Setup of v2:
==> flow/design.v (excerpt) <==
module adc_mul                   
(
    input  logic         clk_i,                                                
    input  logic         rst_i,                                                
    input  logic [11:0]  x_i,                                                  
    input  logic [11:0]  y_i,                                                  
    input  logic [11:0]  z_i,                                                  
    output logic [11:0]  fp_o                                                  
);
Size: roughly 150 flip-flops, roughly 50 I/O pins, roughly 0.054 sq mm of cells after synthesis.
==> flow/config.mk <==
export PLATFORM = sky130hd
export DESIGN_NAME = adc_mul
export DESIGN_NICKNAME = adc_mul
export VERILOG_FILES = /design/flow/design.v
export SDC_FILE = /design/flow/constraint.sdc
export NUM_CORES = 4
export LEC_CHECK = 0
export ABC_AREA = 1
export CAP_MARGIN = 20
export CELL_PAD_IN_SITES_DETAIL_PLACEMENT = 1
export CELL_PAD_IN_SITES_GLOBAL_PLACEMENT = 3
export CORE_ASPECT_RATIO = 1.48
export CORE_MARGIN = 10
export CORE_UTILIZATION = 18
export GPL_TIMING_DRIVEN = 0
export PLACE_DENSITY_LB_ADDON = 0.06
export SETUP_SLACK_MARGIN = -2.0
export SLEW_MARGIN = 0
==> flow/constraint.sdc <==
create_clock -name core_clock -period 57.6 [get_ports {clk_i}]
set_input_delay 11.5200 -clock core_clock [delete_from_list [all_inputs] [get_ports {clk_i}]]
set_output_delay 11.5200 -clock core_clock [all_outputs]
set_load 0.01 [all_outputs]
run.sh (not shown) runs the stock make flow with config.mk's settings and CLKGATE_MAP_FILE=.
v2 -> stages 100% | layout checks FAIL | negative setup slack
Input changes introduced in v34 (baseline for comparison: v2):
# v2
export LEC_CHECK = 0
export ABC_AREA = 1
export CAP_MARGIN = 20
export CELL_PAD_IN_SITES_DETAIL_PLACEMENT = 1
export CELL_PAD_IN_SITES_GLOBAL_PLACEMENT = 3
export CORE_ASPECT_RATIO = 1.48
export CORE_MARGIN = 10
export CORE_UTILIZATION = 18
export GPL_TIMING_DRIVEN = 0
export PLACE_DENSITY_LB_ADDON = 0.06
export SETUP_SLACK_MARGIN = -2.0
export SLEW_MARGIN = 0
create_clock -name core_clock -period 57.6 [get_ports {clk_i}]
# v34
export LEC_CHECK = 0
export ABC_AREA = 1
export CAP_MARGIN = 20
export CELL_PAD_IN_SITES_DETAIL_PLACEMENT = 0
export CORE_ASPECT_RATIO = 1.48
export CORE_MARGIN = 2
export CORE_UTILIZATION = 18
export GPL_TIMING_DRIVEN = 0
export PLACE_DENSITY = 0.87
export SETUP_SLACK_MARGIN = -2.0
export SLEW_MARGIN = 0
create_clock -name core_clock -period 57.6 [get_ports {clk_i}]
==> results <==
- Stage in which a tool error killed v34: global routing.
- Diff v2 and v34: buffers inserted during post-CTS setup optimization higher in v34
- Measured against each other, v2 and v34 differ in die span in x, the lower figure coming from v34.
- Delta (v34 minus v2): post-placement worst setup slack increased 8.04 ns, weighted congestion reported at the end of routability-driven placement has increased.
- v34 — post-cts sizing count 161 higher, v2 as reference
- When the final numbers for v2 and v34 were put side by side, the die area turned out to be greater in v2.
- v2 -> v34: post-synth tally of flip-flops with integrated enable flat
Modified inputs, v46 compared to v34
# v34
export LEC_CHECK = 0
export ABC_AREA = 1
export CAP_MARGIN = 20
export CELL_PAD_IN_SITES_DETAIL_PLACEMENT = 0
export CORE_ASPECT_RATIO = 1.48
export CORE_MARGIN = 2
export CORE_UTILIZATION = 18
export GPL_TIMING_DRIVEN = 0
export PLACE_DENSITY = 0.87
export SETUP_SLACK_MARGIN = -2.0
export SLEW_MARGIN = 0
create_clock -name core_clock -period 57.6 [get_ports {clk_i}]
# v46
export LEC_CHECK = 0
export ABC_AREA = 1
export CAP_MARGIN = 20
export CELL_PAD_IN_SITES_DETAIL_PLACEMENT = 1
export CORE_ASPECT_RATIO = 1.48
export CORE_MARGIN = 10
export CORE_UTILIZATION = 18
export GPL_ROUTABILITY_DRIVEN = 0
export GPL_TIMING_DRIVEN = 0
export PLACE_DENSITY_LB_ADDON = 0.06
export SETUP_SLACK_MARGIN = -2.0
export SLEW_MARGIN = 0
create_clock -name core_clock -period 117.0 [get_ports {clk_i}]
Notes after the runs:
- Across v34 and v46, a clean result was obtained everywhere but in v34.
- v34 did not finish; the tool stopped in global routing with error GRT-0232.
- Delta (v46 minus v34): post-placement cell count barely changed; die extent in x climbed 16 microns; proportion of synthesized area in mux cells barely changed; number of resized instances in the post-cts repair step dropped 602.
- Post-placement setup slack, v46 and v34: larger value in v46

adc_mul again, from the RTL that the note above started with.
clock: 140.0 ns
lec_check: 0
abc_area: 1
cap_margin: 25
cell_pad_in_sites_detail_placement: 1
core_aspect_ratio: 1.48
core_margin: 5
core_utilization: 18
cts_cluster_size: 61
gpl_routability_driven: 1
gpl_timing_driven: 0
hold_slack_margin: -0.06
min_routing_layer: met2
place_density_lb_addon: 0.12
slew_margin: 0
Next try:
CAP_MARGIN = 20   (was 25)
CELL_PAD_IN_SITES_DETAIL_PLACEMENT = default   (was 1)
CORE_ASPECT_RATIO = default   (was 1.48)
CORE_MARGIN = 2   (was 5)
CORE_UTILIZATION = 58   (was 18)
CTS_CLUSTER_SIZE = default   (was 61)
GPL_ROUTABILITY_DRIVEN = default   (was 1)
GPL_TIMING_DRIVEN = default   (was 0)
HOLD_SLACK_MARGIN = default   (was -0.06)
MIN_ROUTING_LAYER = default   (was met2)
PLACE_DENSITY_LB_ADDON = default   (was 0.12)
SLEW_MARGIN = 20   (was 0)
clock period = 77.7 ns   (was 140.0 ns; I/O delays follow)
Effect:
- cell count drops by about a fifth
- non-clock buffer count drops by 7
- worst hold slack loses 17 ps
- synthesized cell count is unchanged
- register-to-register slack loses 30000 ps
- synthesized area is unchanged
- flip-flop count is unchanged
- sequential share of layout area climbs by 0.30 points

adc_mul again, from the RTL that the note above started with.
export LEC_CHECK = 0
export CAP_MARGIN = 20
export CELL_PAD_IN_SITES_DETAIL_PLACEMENT = 0
export CORE_ASPECT_RATIO = 1.48
export CORE_MARGIN = 2
export CORE_UTILIZATION = 66
export CTS_CLUSTER_DIAMETER = 189
export GPL_TIMING_DRIVEN = 1
export HOLD_SLACK_MARGIN = -0.1
export SETUP_SLACK_MARGIN = -2.0
export SLEW_MARGIN = 0
export TNS_END_PERCENT = 75
create_clock -name core_clock -period 34.2 [get_ports {clk_i}]
The first run completed, yet does not pass: negative setup slack.
Change:
- CELL_PAD_IN_SITES_DETAIL_PLACEMENT: 0 -> not set
- CORE_ASPECT_RATIO: 1.48 -> not set
- CORE_UTILIZATION: 66 -> 67
- CTS_CLUSTER_DIAMETER: 189 -> not set
- GPL_TIMING_DRIVEN: 1 -> not set
- HOLD_SLACK_MARGIN: -0.1 -> not set
- MAX_ROUTING_LAYER: not set -> met4
- SETUP_SLACK_MARGIN: -2.0 -> not set
- SLEW_MARGIN: 0 -> 20
- TNS_END_PERCENT: 75 -> not set
- clock period: 34.2 -> 84.4 ns (I/O delays scaled with it)
After rerunning: The changed run ran to the end with violations: negative setup slack; worst setup slack improved by 55 ns; core utilization goes down by 8.2 points; clock-buffer cell count is unchanged; worst hold slack is worse by 0.0095 ns; clock skew rose by 0.0049 ns; sequential share of layout area grows by 0.65 points; via count decreases by 16%.
Change:
- ABC_AREA: not set -> 1
- CORE_UTILIZATION: 67 -> 72
- MAX_ROUTING_LAYER: met4 -> not set
- clock period: 84.4 -> 106.0 ns (I/O delays scaled with it)
Outcome: The changed run passed the timing, DRC and antenna checks; utilization fell by 8.9 points; via count drops by a few percent; global-route usage drops by 5.0 points; critical path depth increases by 21; synthesized area rose by a little under a tenth; design area is lower by roughly a tenth; worst setup slack gets better by 22 ns.
Change:
- CTS_CLUSTER_DIAMETER: not set -> 89
- MAX_ROUTING_LAYER: not set -> met4
- PLACE_DENSITY: not set -> 0.66
- TNS_END_PERCENT: not set -> 5
- clock period: 106.0 -> 63.5 ns (I/O delays scaled with it)
Effect:
- With this change the flow ended with an error in global routing (5_1_grt) with ODB-0269
- synthesized area is unchanged
- synthesized cell count is unchanged
- die area does not change

adc_mul again, from the RTL that the note above started with.
clock: 57.6 ns
lec_check: 0
abc_area: 1
cap_margin: 20
cell_pad_in_sites_detail_placement: 1
core_aspect_ratio: 1.48
core_margin: 2
core_utilization: 18
cts_cluster_diameter: 325
cts_cluster_size: 100
gpl_timing_driven: 0
place_density_lb_addon: 0.06
setup_slack_margin: -2.0
slew_margin: 0
The baseline completed and failed the layout checks on negative setup slack.
==> next run, changes <==
ABC_AREA = default   (was 1)
CELL_PAD_IN_SITES_DETAIL_PLACEMENT = default   (was 1)
CORE_ASPECT_RATIO = default   (was 1.48)
CORE_UTILIZATION = 58   (was 18)
CTS_CLUSTER_DIAMETER = default   (was 325)
CTS_CLUSTER_SIZE = default   (was 100)
GPL_TIMING_DRIVEN = default   (was 0)
PLACE_DENSITY_LB_ADDON = default   (was 0.06)
SETUP_SLACK_MARGIN = default   (was -2.0)
SLEW_MARGIN = 20   (was 0)
clock period = 50.2 ns   (was 57.6 ns; I/O delays follow)
After rerunning: The changed run finished but failed the layout checks on negative setup slack. Wire length decreases by 27%. Sequential cell count stays the same.

== alpha ==
Starting RTL as in the previous note.
clock: 63.5 ns
lec_check: 0
abc_area: 1
cap_margin: 20
core_margin: 2
core_utilization: 72
cts_cluster_diameter: 342
hold_slack_margin: -0.1
max_routing_layer: met4
place_density: 0.66
slew_margin: 20
tns_end_percent: 5
alpha is listed as incomplete: the tool reported an error in global routing and the run ended there.
The inputs of beta differ from those of alpha as listed below.
Settings: swapping 72 for 71 in CORE_UTILIZATION; clearing HOLD_SLACK_MARGIN, which used to be -0.1; clearing PLACE_DENSITY, which used to be 0.66; swapping 342 for 211 in CTS_CLUSTER_DIAMETER; clearing TNS_END_PERCENT, which used to be 5; swapping 63.5 for 84.4 in the clock period (ns, I/O delays scaled along).
==> results <==
- beta finished every stage and its layout cleared the timing, DRC and antenna checks.
- Diff alpha -> beta | post-CTS setup-driven buffer insertion count | decrease of 142
- beta vs. alpha: die area grew by about 1.4%; detailed placement HPWL lower.
